## top
module top(
    input clk, rst,
    input [3:0] key_in,
    output [6:0] seg,
    output [7:0] sel,
    output reg [2:0] led, sel_led,
    output buz
);
make LEC_CHECK=0 CAP_MARGIN=0 CELL_PAD_IN_SITES_DETAIL_PLACEMENT=1 CELL_PAD_IN_SITES_GLOBAL_PLACEMENT=1 CORE_MARGIN=5 CORE_UTILIZATION=52 CTS_CLUSTER_DIAMETER=178 CTS_CLUSTER_SIZE=100 HOLD_SLACK_MARGIN=0.14 MAX_ROUTING_LAYER=met5 MIN_ROUTING_LAYER=met1 PLACE_DENSITY_LB_ADDON=0.03 SETUP_SLACK_MARGIN=1.84 SLEW_MARGIN=20 finish   # period 9.7 ns
run.sh (not shown) runs the stock make flow with config.mk's settings and CLKGATE_MAP_FILE=.
The baseline finished clean.
Next try:
--- a/flow/config.mk
+++ b/flow/config.mk
@@ -9,2 +9 @@
-export CELL_PAD_IN_SITES_DETAIL_PLACEMENT = 1
-export CELL_PAD_IN_SITES_GLOBAL_PLACEMENT = 1
+export CELL_PAD_IN_SITES_GLOBAL_PLACEMENT = 0
@@ -12,3 +11,2 @@
-export CORE_UTILIZATION = 52
-export CTS_CLUSTER_DIAMETER = 178
-export CTS_CLUSTER_SIZE = 100
+export CORE_UTILIZATION = 64
+export CTS_CLUSTER_SIZE = 50
@@ -18,2 +16 @@
-export PLACE_DENSITY_LB_ADDON = 0.03
-export SETUP_SLACK_MARGIN = 1.84
+export SETUP_SLACK_MARGIN = 2.53
After rerunning: The changed run went through all stages and came out clean. Utilization climbs by 15 points. Routed wire length drops by roughly a tenth. Total power climbs by a few percent. Setup slack gains 0.53 ns. Die area drops by about a fifth. Via count drops slightly. Critical path depth drops by 3.
Next try:
--- a/flow/config.mk
+++ b/flow/config.mk
@@ -10,4 +10,3 @@
-export CORE_MARGIN = 5
-export CORE_UTILIZATION = 64
-export CTS_CLUSTER_SIZE = 50
-export HOLD_SLACK_MARGIN = 0.14
+export CORE_MARGIN = 2
+export CORE_UTILIZATION = 72
+export CTS_CLUSTER_SIZE = 17
@@ -16 +14,0 @@
-export SETUP_SLACK_MARGIN = 2.53
==> flow/constraint.sdc (replaced) <==
create_clock -name core_clock -period 4.72 [get_ports {clk}]
set_input_delay 0.9440 -clock core_clock [delete_from_list [all_inputs] [get_ports {clk}]]
set_output_delay 0.9440 -clock core_clock [all_outputs]
set_load 0.01 [all_outputs]
Outcome:
- The new run ran to the end with violations: setup timing
- hold slack improved by 0.029 ns
- setup slack got worse by 3.6 ns
- wire length is higher by 32%
- cell count is higher by 10%
- clock power is higher by 110%
- non-clock buffer count is higher by 147
- power is higher by 110%
- register-to-register slack got worse by 5.0 ns
- via count is higher by 19%
Next try:
--- a/flow/config.mk
+++ b/flow/config.mk
@@ -10,2 +10,2 @@
-export CORE_MARGIN = 2
-export CORE_UTILIZATION = 72
+export CORE_MARGIN = 5
+export CORE_UTILIZATION = 61
@@ -12,0 +13 @@
+export HOLD_SLACK_MARGIN = 0.14
@@ -14,0 +16 @@
+export SETUP_SLACK_MARGIN = 1.66
==> flow/constraint.sdc (replaced) <==
create_clock -name core_clock -period 9.7 [get_ports {clk}]
set_input_delay 1.9400 -clock core_clock [delete_from_list [all_inputs] [get_ports {clk}]]
set_output_delay 1.9400 -clock core_clock [all_outputs]
set_load 0.01 [all_outputs]
Effect: The new run produced a clean layout; total power shrinks by 51%; via count shrinks by 18%; die size grows by 28%; worst hold slack gets worse by 0.025 ns; non-clock buffer count shrinks by 158.
Next try:
--- a/flow/config.mk
+++ b/flow/config.mk
@@ -9 +9,2 @@
-export CELL_PAD_IN_SITES_GLOBAL_PLACEMENT = 0
+export CELL_PAD_IN_SITES_DETAIL_PLACEMENT = 1
+export CELL_PAD_IN_SITES_GLOBAL_PLACEMENT = 1
@@ -11,2 +12,4 @@
-export CORE_UTILIZATION = 61
-export CTS_CLUSTER_SIZE = 17
+export CORE_UTILIZATION = 52
+export CTS_CLUSTER_DIAMETER = 178
+export CTS_CLUSTER_SIZE = 100
+export GPL_ROUTABILITY_DRIVEN = 0
@@ -16 +19,2 @@
-export SETUP_SLACK_MARGIN = 1.66
+export PLACE_DENSITY = 0.42
+export SETUP_SLACK_MARGIN = -0.36
What happened: The new run finished clean; via count is higher by 3.1%; global-route usage drops by 0.26 points; routed wire length grows by 15%; non-clock buffer count stays the same; final area fell by 0.45%; setup slack gets worse by 0.31 ns; clock power goes down by 8.2%; power shrinks by 3.8%.


top again, from the RTL that the note above started with.
export LEC_CHECK = 0
export CAP_MARGIN = 0
export CELL_PAD_IN_SITES_GLOBAL_PLACEMENT = 0
export CORE_MARGIN = 2
export CORE_UTILIZATION = 72
export CTS_CLUSTER_SIZE = 17
export HOLD_SLACK_MARGIN = 0.3
export MAX_ROUTING_LAYER = met5
export MIN_ROUTING_LAYER = met1
export SLEW_MARGIN = 20
create_clock -name core_clock -period 4.72 [get_ports {clk}]
The baseline ran to the end with violations: setup timing.
Then changed:
CORE_MARGIN = 5   (was 2)
CORE_UTILIZATION = 68   (was 72)
HOLD_SLACK_MARGIN = 0.14   (was 0.3)
SETUP_SLACK_MARGIN = 1.66   (was not set)
clock period = 9.7 ns   (was 4.72 ns; I/O delays follow)
The changed run completed with no timing, DRC or antenna violations; area after synthesis is unchanged; via count went down by about a fifth; design area went down by roughly a tenth; register-to-register slack gains 5100 ps; count of clock-buffer cells in the layout does not change; setup slack gains 3000 ps; sequential power went down by well over a third.


Starting RTL as in the previous note.
export LEC_CHECK = 0
export CAP_MARGIN = 0
export CELL_PAD_IN_SITES_GLOBAL_PLACEMENT = 0
export CORE_MARGIN = 5
export CORE_UTILIZATION = 70
export CTS_CLUSTER_SIZE = 39
export HOLD_SLACK_MARGIN = 0.14
export MAX_ROUTING_LAYER = met5
export MIN_ROUTING_LAYER = met1
export SETUP_SLACK_MARGIN = 2.55
export SLEW_MARGIN = 20
create_clock -name core_clock -period 9.7 [get_ports {clk}]
==> next run, changes <==
==> flow/config.mk (replaced) <==
export PLATFORM = sky130hd
export DESIGN_NAME = top
export DESIGN_NICKNAME = top
export VERILOG_FILES = /design/flow/design.v
export SDC_FILE = /design/flow/constraint.sdc
export NUM_CORES = 4
export LEC_CHECK = 0
export ABC_AREA = 1
export CAP_MARGIN = 0
export CELL_PAD_IN_SITES_GLOBAL_PLACEMENT = 1
export CORE_MARGIN = 5
export CORE_UTILIZATION = 52
export CTS_CLUSTER_DIAMETER = 178
export CTS_CLUSTER_SIZE = 100
export HOLD_SLACK_MARGIN = 0.14
export MAX_ROUTING_LAYER = met5
export MIN_ROUTING_LAYER = met1
export PLACE_DENSITY_LB_ADDON = 0.24
export SETUP_SLACK_MARGIN = 1.27
export SLEW_MARGIN = 20
export TNS_END_PERCENT = 30
Result:
- The changed run finished with timing, DRC and antenna clean
- global-route usage came out lower by 7.3 points
- register-to-register slack loses 0.29 ns
- via count came out lower by a few percent
- utilization came out lower by 20 points
- worst hold slack gains 0.0083 ns
- worst setup slack gains 0.29 ns
==> next run, changes <==
--- a/flow/config.mk
+++ b/flow/config.mk
@@ -7,3 +7,2 @@
 export LEC_CHECK = 0
-export ABC_AREA = 1
 export CAP_MARGIN = 0
@@ -12,4 +11,3 @@
 export CORE_UTILIZATION = 52
-export CTS_CLUSTER_DIAMETER = 178
-export CTS_CLUSTER_SIZE = 100
+export CTS_CLUSTER_SIZE = 17
 export HOLD_SLACK_MARGIN = 0.14
@@ -18,4 +16,3 @@
 export PLACE_DENSITY_LB_ADDON = 0.24
-export SETUP_SLACK_MARGIN = 1.27
+export SETUP_SLACK_MARGIN = 1.66
 export SLEW_MARGIN = 20
-export TNS_END_PERCENT = 30
Outcome: The changed run finished clean; routed wire length rose by 3.4%; worst setup slack degrades by 0.86 ns; total power fell by 1.2%; sequential share of layout area fell by 0.22 points; final area rose by 0.59%; global-route usage is about the same; via count fell by 0.75%; die area rose by 1.7%; first-iteration DRC count rose by 13%.
==> next run, changes <==
==> flow/config.mk (replaced) <==
export PLATFORM = sky130hd
export DESIGN_NAME = top
export DESIGN_NICKNAME = top
export VERILOG_FILES = /design/flow/design.v
export SDC_FILE = /design/flow/constraint.sdc
export NUM_CORES = 4
export LEC_CHECK = 0
export CAP_MARGIN = 0
export CELL_PAD_IN_SITES_GLOBAL_PLACEMENT = 0
export CORE_MARGIN = 5
export CORE_UTILIZATION = 70
export CTS_CLUSTER_SIZE = 39
export HOLD_SLACK_MARGIN = 0.14
export MAX_ROUTING_LAYER = met5
export MIN_ROUTING_LAYER = met1
export SETUP_SLACK_MARGIN = -0.7
export SLEW_MARGIN = 20
After rerunning: Sequential power is about the same. Synthesized cell count is unchanged. Maximum frequency came out lower by 2.1%.
==> next run, changes <==
--- a/flow/config.mk
+++ b/flow/config.mk
@@ -8,6 +8,7 @@
 export CAP_MARGIN = 0
-export CELL_PAD_IN_SITES_GLOBAL_PLACEMENT = 0
+export CELL_PAD_IN_SITES_GLOBAL_PLACEMENT = 1
 export CORE_MARGIN = 5
-export CORE_UTILIZATION = 70
-export CTS_CLUSTER_SIZE = 39
+export CORE_UTILIZATION = 52
+export CTS_CLUSTER_DIAMETER = 178
+export CTS_CLUSTER_SIZE = 100
 export HOLD_SLACK_MARGIN = 0.14
@@ -15,3 +16,4 @@
 export MIN_ROUTING_LAYER = met1
-export SETUP_SLACK_MARGIN = -0.7
+export PLACE_DENSITY_LB_ADDON = 0.24
+export SETUP_SLACK_MARGIN = -0.36
 export SLEW_MARGIN = 20
Effect:
- via count falls slightly
- wire length went up by a few percent
- non-clock buffer count is unchanged
- core utilization is lower by 20 points
- flip-flop count stays the same
- total power is higher slightly
- register-to-register slack hardly moves
- clock skew barely changes
- sequential power barely changes
- worst setup slack loses 0.12 ns
==> next run, changes <==
==> flow/config.mk (replaced) <==
export PLATFORM = sky130hd
export DESIGN_NAME = top
export DESIGN_NICKNAME = top
export VERILOG_FILES = /design/flow/design.v
export SDC_FILE = /design/flow/constraint.sdc
export NUM_CORES = 4
export LEC_CHECK = 0
export CAP_MARGIN = 0
export CELL_PAD_IN_SITES_GLOBAL_PLACEMENT = 1
export CORE_MARGIN = 2
export CORE_UTILIZATION = 65
export CTS_CLUSTER_SIZE = 17
export HOLD_SLACK_MARGIN = 0.3
export MAX_ROUTING_LAYER = met5
export MIN_ROUTING_LAYER = met1
export SLEW_MARGIN = 20
==> flow/constraint.sdc (replaced) <==
create_clock -name core_clock -period 5.68 [get_ports {clk}]
set_input_delay 1.1360 -clock core_clock [delete_from_list [all_inputs] [get_ports {clk}]]
set_output_delay 1.1360 -clock core_clock [all_outputs]
set_load 0.01 [all_outputs]
What happened: Wire length climbs by 2.4%. Clock skew is about the same. Design area went up by 4.2%. Die size goes down by 26%. Worst hold slack stays flat. Core utilization rises by 19 points.
Power and IR drop assume default switching activity.
